==> 02-06: inputs <==
==> flow/design.v (excerpt) <==
module computing_core(
clk,rst,
load_done,
activate0,
activate1,
activate2,
weight0,
weight1,
weight2,
weight3,
out_psum0,
out_psum1,
out_psum2,
out_psum3,
out_psum_vld
    );
make LEC_CHECK=0 ABC_AREA=1 CAP_MARGIN=20 CORE_MARGIN=2 CORE_UTILIZATION=70 CTS_CLUSTER_SIZE=24 SETUP_SLACK_MARGIN=0.12 SLEW_MARGIN=20 finish   # period 4.14 ns
run.sh (not shown) runs the stock make flow with config.mk's settings and CLKGATE_MAP_FILE=.
==> 02-12: changes against 02-06 <==
- ABC_AREA: 1 -> default
- CORE_UTILIZATION: 70 -> 40
- CTS_CLUSTER_SIZE: 24 -> default
- SETUP_SLACK_MARGIN: 0.12 -> default
==> flow/constraint.sdc (replaced) <==
create_clock -name core_clock -period 6.24 [get_ports {clk}]
set_input_delay 1.2480 -clock core_clock [delete_from_list [all_inputs] [get_ports {clk}]]
set_output_delay 1.2480 -clock core_clock [all_outputs]
set_load 0.01 [all_outputs]
==> qor summary <==
item                                                                              02-12                          02-06
Site Rows                                                                           152                            119
First-pass GRT wire length                                                     269.6 mm                       300.3 mm
Final clock skew                                                             0.02907 ns                     0.02395 ns
Setup repair after global routing missed its margin                                  no                            yes
CP peak stage delay                                                             0.53 ns                        0.55 ns
Total instance count after detailed placement                                      9127                          10810
Hold worst-path end                                       p3.p0.pe0.mult_unit.p_reg1[7]  p1.p0.pe0.mult_unit.p_reg1[7]
Yosys top cell by instances                                                     dfxtp_1                        nand2_1
Reported clock group power                                                      8850 µW                       12400 µW
Reg-to-reg critical path startpoint                        p3.p1.pe2.mult_unit.a_reg[2]   p3.p1.pe2.mult_unit.a_reg[3]
Clk Latency, worst-skew pair                                                    0.78 ns                        0.76 ns
Origin of the worst min-delay path                        p3.p0.pe0.mult_unit.p_reg0[7]  p1.p0.pe0.mult_unit.p_reg0[7]
Reg-to-reg critical path endpoint                         p0.p1.pe2.mult_unit.p_reg0[7]  p1.p1.pe2.mult_unit.p_reg0[7]
Area inside the core boundary                                                0.1719 mm²                     0.1051 mm²
DRC marker count from the first detailed-route iteration                           1867                           4207
Share of the final layout cell area in multi-input gates                         47.91%                         45.63%
Run status                                                               finished clean     complete, but fails checks
Layout check failures                                                                 -           negative setup slack
Net count of the finished layout                                                   8543                          11160
Share of synthesized area spent on multiplexers                                  5.195%                             0%
Power density relative to cell area                                        294.6 mW/mm²                   407.9 mW/mm²
Complex Gates by Area                                                            1.494%                         3.488%


==> inputs of 02-02 <==
==> flow/design.v <==
`timescale 1ns / 1ps
module mult_gen_0(
    CLK,
    A,
    B,
    P
);
input              CLK;
input      [7:0]   A;
input      [7:0]   B;
output     [7:0]   P;
reg [7:0]  a_reg;
reg [7:0]  b_reg;
reg [7:0]  p_reg0;
reg [7:0]  p_reg1;
assign P = p_reg1;
always @(posedge CLK) begin
    a_reg  <= A;
    b_reg  <= B;
    p_reg0 <= a_reg * b_reg;
    p_reg1 <= p_reg0;
end
endmodule
`timescale 1ns / 1ps
module pe(
clk, 
rst,
in_data, 
in_weight, 
in_psum,
in_data_update, 
in_weight_update, 
in_psum_update,
out_psum, 
out_psum_vld
    );
parameter WIDTH             = 8;
parameter PIPELINE_STAGE    = 3;
input                               clk;
input                               rst;
input   [WIDTH - 1 : 0]             in_data;
input   [WIDTH - 1 : 0]             in_weight;
input   [WIDTH - 1 : 0]         in_psum;
input                               in_data_update;
input                               in_weight_update;
input                               in_psum_update;
output  [WIDTH - 1 : 0]         out_psum;
output                              out_psum_vld;
reg     [WIDTH - 1 : 0]             in_data_reg;
reg     [WIDTH - 1 : 0]             in_weight_reg;
reg     [WIDTH - 1 : 0]             in_psum_reg;
wire                                in_update;
wire    [WIDTH - 1 : 0]         out_mult;
reg     [WIDTH - 1 : 0]         in_psum_pipeline        [0 : PIPELINE_STAGE - 1];
reg                                 out_psum_vld_pipeline   [0 : PIPELINE_STAGE];
integer i;
mult_gen_0 mult_unit (
  .CLK(clk),   
  .A(in_data_reg),       
  .B(in_weight_reg),       
  .P(out_mult)       
);
assign in_update = (in_data_update | in_weight_update | in_psum_update);
assign out_psum = in_psum_pipeline[PIPELINE_STAGE-1] + out_mult;
assign out_psum_vld = out_psum_vld_pipeline[PIPELINE_STAGE];
always @(posedge clk) begin
    if(rst) begin
        in_data_reg <= 0;
        in_weight_reg <= 0;
        in_psum_reg <= 0;
    end
    else begin
        if(in_data_update) begin
            in_data_reg <= in_data;
        end
        if(in_weight_update) begin
            in_weight_reg <= in_weight;
        end
        if(in_psum_update) begin
            in_psum_reg <= in_psum;
        end
    end
end
always @(posedge clk) begin
    if(rst) begin
        for(i = 0; i <= PIPELINE_STAGE; i = i + 1) begin: zero_init_out_psum_vld
            out_psum_vld_pipeline[i] <= 0;
        end 
    end
    else begin
        out_psum_vld_pipeline[0] <= in_update;
        for(i = 0; i < PIPELINE_STAGE; i = i + 1) begin: pipeline_stage_out_psum_vld
            out_psum_vld_pipeline[i+1] <= out_psum_vld_pipeline[i];
        end 
    end
end
always @(posedge clk) begin
    if(rst) begin
        for(i = 0; i <= PIPELINE_STAGE - 1; i = i + 1) begin: zero_init_in_psum
            in_psum_pipeline[i] <= 0;
        end 
    end
    else begin
        in_psum_pipeline[0] <= in_psum_reg;
        for(i = 0; i < PIPELINE_STAGE - 1; i = i + 1) begin: pipeline_stage_in_psum
            in_psum_pipeline[i+1] <= in_psum_pipeline[i];
        end 
    end
end
endmodule
`timescale 1ns / 1ps
module pmul(
clk,rst,
in_update,
in_data2,
in_data1,
in_data0,
in_weight2,
in_weight1,
in_weight0,
psum,
psum_vld
    );
    parameter WIDTH = 8;
    input clk;
    input rst;
    input [WIDTH-1:0] in_data2;
    input [WIDTH-1:0] in_data1;
    input [WIDTH-1:0] in_data0;
    input [WIDTH-1:0] in_weight2;
    input [WIDTH-1:0] in_weight1;
    input [WIDTH-1:0] in_weight0;
    input wire        in_update;
    output [WIDTH-1:0]psum;
    output            psum_vld;
    wire [2:0] out_psum_vld;
    wire [WIDTH-1:0] out_psum [0:2];
    assign psum = out_psum[2] + out_psum[1] + out_psum[0];
    assign psum_vld = (out_psum_vld == 3'b111);
    pe pe2( .clk(clk), .rst(rst), 
            .in_data(in_data2), .in_weight(in_weight2), .in_psum(0), 
            .in_data_update(in_update), .in_weight_update(in_update), .in_psum_update(in_update), 
            .out_psum(out_psum[2]), .out_psum_vld(out_psum_vld[2]));
    pe pe1( .clk(clk), .rst(rst), 
            .in_data(in_data1), .in_weight(in_weight1), .in_psum(0), 
            .in_data_update(in_update), .in_weight_update(in_update), .in_psum_update(in_update), 
            .out_psum(out_psum[1]), .out_psum_vld(out_psum_vld[1]));
    pe pe0( .clk(clk), .rst(rst), 
            .in_data(in_data0), .in_weight(in_weight0), .in_psum(0), 
            .in_data_update(in_update), .in_weight_update(in_update), .in_psum_update(in_update), 
            .out_psum(out_psum[0]), .out_psum_vld(out_psum_vld[0]));
endmodule
`timescale 1ns / 1ps
module pcore(
    clk,rst,
    in_update,  
    activate2,
    activate1,
    activate0,
    weight2,
    weight1,
    weight0,
    out_psum,
    out_psum_vld
    );
    parameter WIDTH = 8;
    input wire                      clk,rst,in_update;
    input  wire [3*WIDTH-1:0]       activate2;
    input  wire [3*WIDTH-1:0]       activate1;
    input  wire [3*WIDTH-1:0]       activate0;
    input  wire [3*WIDTH-1:0]       weight2;
    input  wire [3*WIDTH-1:0]       weight1;
    input  wire [3*WIDTH-1:0]       weight0;
    output wire [WIDTH-1:0]         out_psum;
    output wire                     out_psum_vld;
    wire        [WIDTH-1:0]         psum[0:2];
    wire        [2:0]               psum_vld;
    assign out_psum = psum[2] + psum[1] + psum[0];
    assign out_psum_vld = psum_vld[2] & psum_vld[1] & psum_vld[0];
    pmul #(.WIDTH(WIDTH))p2(.clk(clk), .rst(rst), 
         .in_update(in_update), 
         .in_data2(activate2[3*WIDTH-1:2*WIDTH]), .in_data1(activate2[2*WIDTH-1:1*WIDTH]), .in_data0(activate2[1*WIDTH-1:0]), 
         .in_weight2(weight2[3*WIDTH-1:2*WIDTH]), .in_weight1(weight2[2*WIDTH-1:1*WIDTH]), .in_weight0(weight2[1*WIDTH-1:0]), 
         .psum(psum[2]), .psum_vld(psum_vld[2]));
    pmul #(.WIDTH(WIDTH))p1(.clk(clk), .rst(rst), 
         .in_update(in_update), 
         .in_data2(activate1[3*WIDTH-1:2*WIDTH]), .in_data1(activate1[2*WIDTH-1:1*WIDTH]), .in_data0(activate1[1*WIDTH-1:0]), 
         .in_weight2(weight1[3*WIDTH-1:2*WIDTH]), .in_weight1(weight1[2*WIDTH-1:1*WIDTH]), .in_weight0(weight1[1*WIDTH-1:0]), 
         .psum(psum[1]), .psum_vld(psum_vld[1]));
    pmul #(.WIDTH(WIDTH))p0(.clk(clk), .rst(rst), 
         .in_update(in_update), 
         .in_data2(activate0[3*WIDTH-1:2*WIDTH]), .in_data1(activate0[2*WIDTH-1:1*WIDTH]), .in_data0(activate0[1*WIDTH-1:0]), 
         .in_weight2(weight0[3*WIDTH-1:2*WIDTH]), .in_weight1(weight0[2*WIDTH-1:1*WIDTH]), .in_weight0(weight0[1*WIDTH-1:0]), 
         .psum(psum[0]), .psum_vld(psum_vld[0]));
endmodule
`timescale 1ns / 1ps
module computing_core(
clk,rst,
load_done,
activate0,
activate1,
activate2,
weight0,
weight1,
weight2,
weight3,
out_psum0,
out_psum1,
out_psum2,
out_psum3,
out_psum_vld
    );
    parameter WIDTH = 8;
    input  wire                 clk,rst,load_done;
    input  wire  [9*WIDTH-1:0]   weight0,weight1,weight2,weight3;
    input  wire [3*WIDTH-1:0]   activate0;
    input  wire [3*WIDTH-1:0]   activate1;
    input  wire [3*WIDTH-1:0]   activate2;
    output wire [WIDTH-1:0]     out_psum0;
    output wire [WIDTH-1:0]     out_psum1;
    output wire [WIDTH-1:0]     out_psum2;
    output wire [WIDTH-1:0]     out_psum3;
    output wire                 out_psum_vld;
    wire [3:0]      psum_vld;
    assign out_psum_vld = psum_vld[0] & psum_vld[1] & psum_vld[2] & psum_vld[3];
    pcore #(.WIDTH(WIDTH))p0(.clk(clk), .rst(rst), .in_update(load_done),
            .activate2(activate0),
            .activate1(activate1),
            .activate0(activate2),
            .weight2({weight0[64+:8], weight0[56+:8], weight0[48+:8]}),
            .weight1({weight0[40+:8], weight0[32+:8], weight0[24+:8]}),
            .weight0({weight0[16+:8], weight0[8+:8],  weight0[0+:8]}),
            .out_psum(out_psum0), .out_psum_vld(psum_vld[0]));
    pcore #(.WIDTH(WIDTH))p1(.clk(clk), .rst(rst), .in_update(load_done),
            .activate2(activate0),
            .activate1(activate1),
            .activate0(activate2),
            .weight2({weight1[64+:8], weight1[56+:8], weight1[48+:8]}),
            .weight1({weight1[40+:8], weight1[32+:8], weight1[24+:8]}),
            .weight0({weight1[16+:8], weight1[8+:8] , weight1[0+:8]}),
            .out_psum(out_psum1), .out_psum_vld(psum_vld[1]));
    pcore #(.WIDTH(WIDTH))p2(.clk(clk), .rst(rst), .in_update(load_done),
            .activate2(activate0),
            .activate1(activate1),
            .activate0(activate2),
            .weight2({weight2[64+:8], weight2[56+:8], weight2[48+:8]}),
            .weight1({weight2[40+:8], weight2[32+:8], weight2[24+:8]}),
            .weight0({weight2[16+:8], weight2[8+:8] , weight2[0+:8]}),
            .out_psum(out_psum2), .out_psum_vld(psum_vld[2]));
    pcore #(.WIDTH(WIDTH))p3(.clk(clk), .rst(rst), .in_update(load_done),
            .activate2(activate0),
            .activate1(activate1),
            .activate0(activate2),
            .weight2({weight3[64+:8], weight3[56+:8], weight3[48+:8]}),
            .weight1({weight3[40+:8], weight3[32+:8], weight3[24+:8]}),
            .weight0({weight3[16+:8], weight3[8+:8] , weight3[0+:8]}),
            .out_psum(out_psum3), .out_psum_vld(psum_vld[3]));
endmodule
==> flow/run.sh <==
#!/bin/bash
# the make line also repeats each setting of config.mk as NAME=value (left out here)
make -C /OpenROAD-flow-scripts/flow DESIGN_CONFIG=/design/flow/config.mk WORK_HOME=/design/flow/orfs CLKGATE_MAP_FILE= finish
==> flow/config.mk <==
export PLATFORM = sky130hd
export DESIGN_NAME = computing_core
export DESIGN_NICKNAME = computing_core
export VERILOG_FILES = /design/flow/design.v
export SDC_FILE = /design/flow/constraint.sdc
export NUM_CORES = 4
export LEC_CHECK = 0
export CAP_MARGIN = 20
export CELL_PAD_IN_SITES_DETAIL_PLACEMENT = 2
export CORE_MARGIN = 2
export CORE_UTILIZATION = 40
export CTS_CLUSTER_SIZE = 46
export GPL_ROUTABILITY_DRIVEN = 0
export GPL_TIMING_DRIVEN = 0
export HOLD_SLACK_MARGIN = 0.02
export MAX_ROUTING_LAYER = met5
export MIN_ROUTING_LAYER = met2
export SETUP_SLACK_MARGIN = -0.22
export SLEW_MARGIN = 20
==> flow/constraint.sdc <==
create_clock -name core_clock -period 5.27 [get_ports {clk}]
set_input_delay 1.0540 -clock core_clock [delete_from_list [all_inputs] [get_ports {clk}]]
set_output_delay 1.0540 -clock core_clock [all_outputs]
set_load 0.01 [all_outputs]
==> inputs of 05-21, as changes to 02-02 <==
Settings changed: ABC_AREA set to 0, CAP_MARGIN 20 to 0, CELL_PAD_IN_SITES_DETAIL_PLACEMENT 2 to unset, CORE_ASPECT_RATIO set to 0.82, CORE_UTILIZATION 40 to 72, CTS_CLUSTER_SIZE 46 to 44, GPL_ROUTABILITY_DRIVEN 0 to unset, GPL_TIMING_DRIVEN 0 to unset, HOLD_SLACK_MARGIN 0.02 to unset, MAX_ROUTING_LAYER met5 to unset, MIN_ROUTING_LAYER met2 to unset, PLACE_DENSITY_LB_ADDON set to 0.01, SETUP_SLACK_MARGIN -0.22 to 1.8.
==> flow/constraint.sdc (replaced) <==
create_clock -name core_clock -period 6.25 [get_ports {clk}]
set_input_delay 1.2500 -clock core_clock [delete_from_list [all_inputs] [get_ports {clk}]]
set_output_delay 1.2500 -clock core_clock [all_outputs]
set_load 0.01 [all_outputs]
==> ci_impl_report.md <==
### Flow metrics

| Metric | Value |
|---|---|
| Outcome | timing/DRC/antenna clean |
| Total grt overflow | 0 |
| Fp util | 72.3% |
| Worst slack after detailed placement | 574 ps |
| Horizontal die dimension | 347 microns |
| Die footprint | 0.0988 sq mm |
| Global routing usage on met2 | 54.1% |
| Total CTS buffers | 117 |
| Grt peak-use layer | met2 |
| Placed instance area | 0.0742 sq mm |
| Total track usage | 34.0% |
| GR Util met1 | 46.1% |
| Core Region | 0.0959 sq mm |
| Fraction of met3 tracks used by global routing | 6.40% |
| Placed insts | 8066 |
Source of the figures above: 05-21

==> ci_impl_report.md <==
## Implementation flow summary

| Metric | Value |
|---|---|
| Global routing usage on met2 | 79.7% |
| Grt peak-use layer | met3 |
| Die footprint | 0.177 sq mm |
| Placed insts | 9286 |
| Total track usage | 76.6% |
| Total grt overflow | 555 |
| Total CTS buffers | 147 |
| Fp util | 40.3% |
| Fraction of met3 tracks used by global routing | 80.8% |
| Stage reached | 5_1_grt |
| GR Util met1 | 0% |
| First Error | [ERROR GRT-0232] Routing congestion too high. Check the congestion heatmap in the GUI. |
| Outcome | aborted with a tool error |
| Worst slack after detailed placement | -735 ps |
Source of the figures above: 02-02

Power and IR drop assume default switching activity.
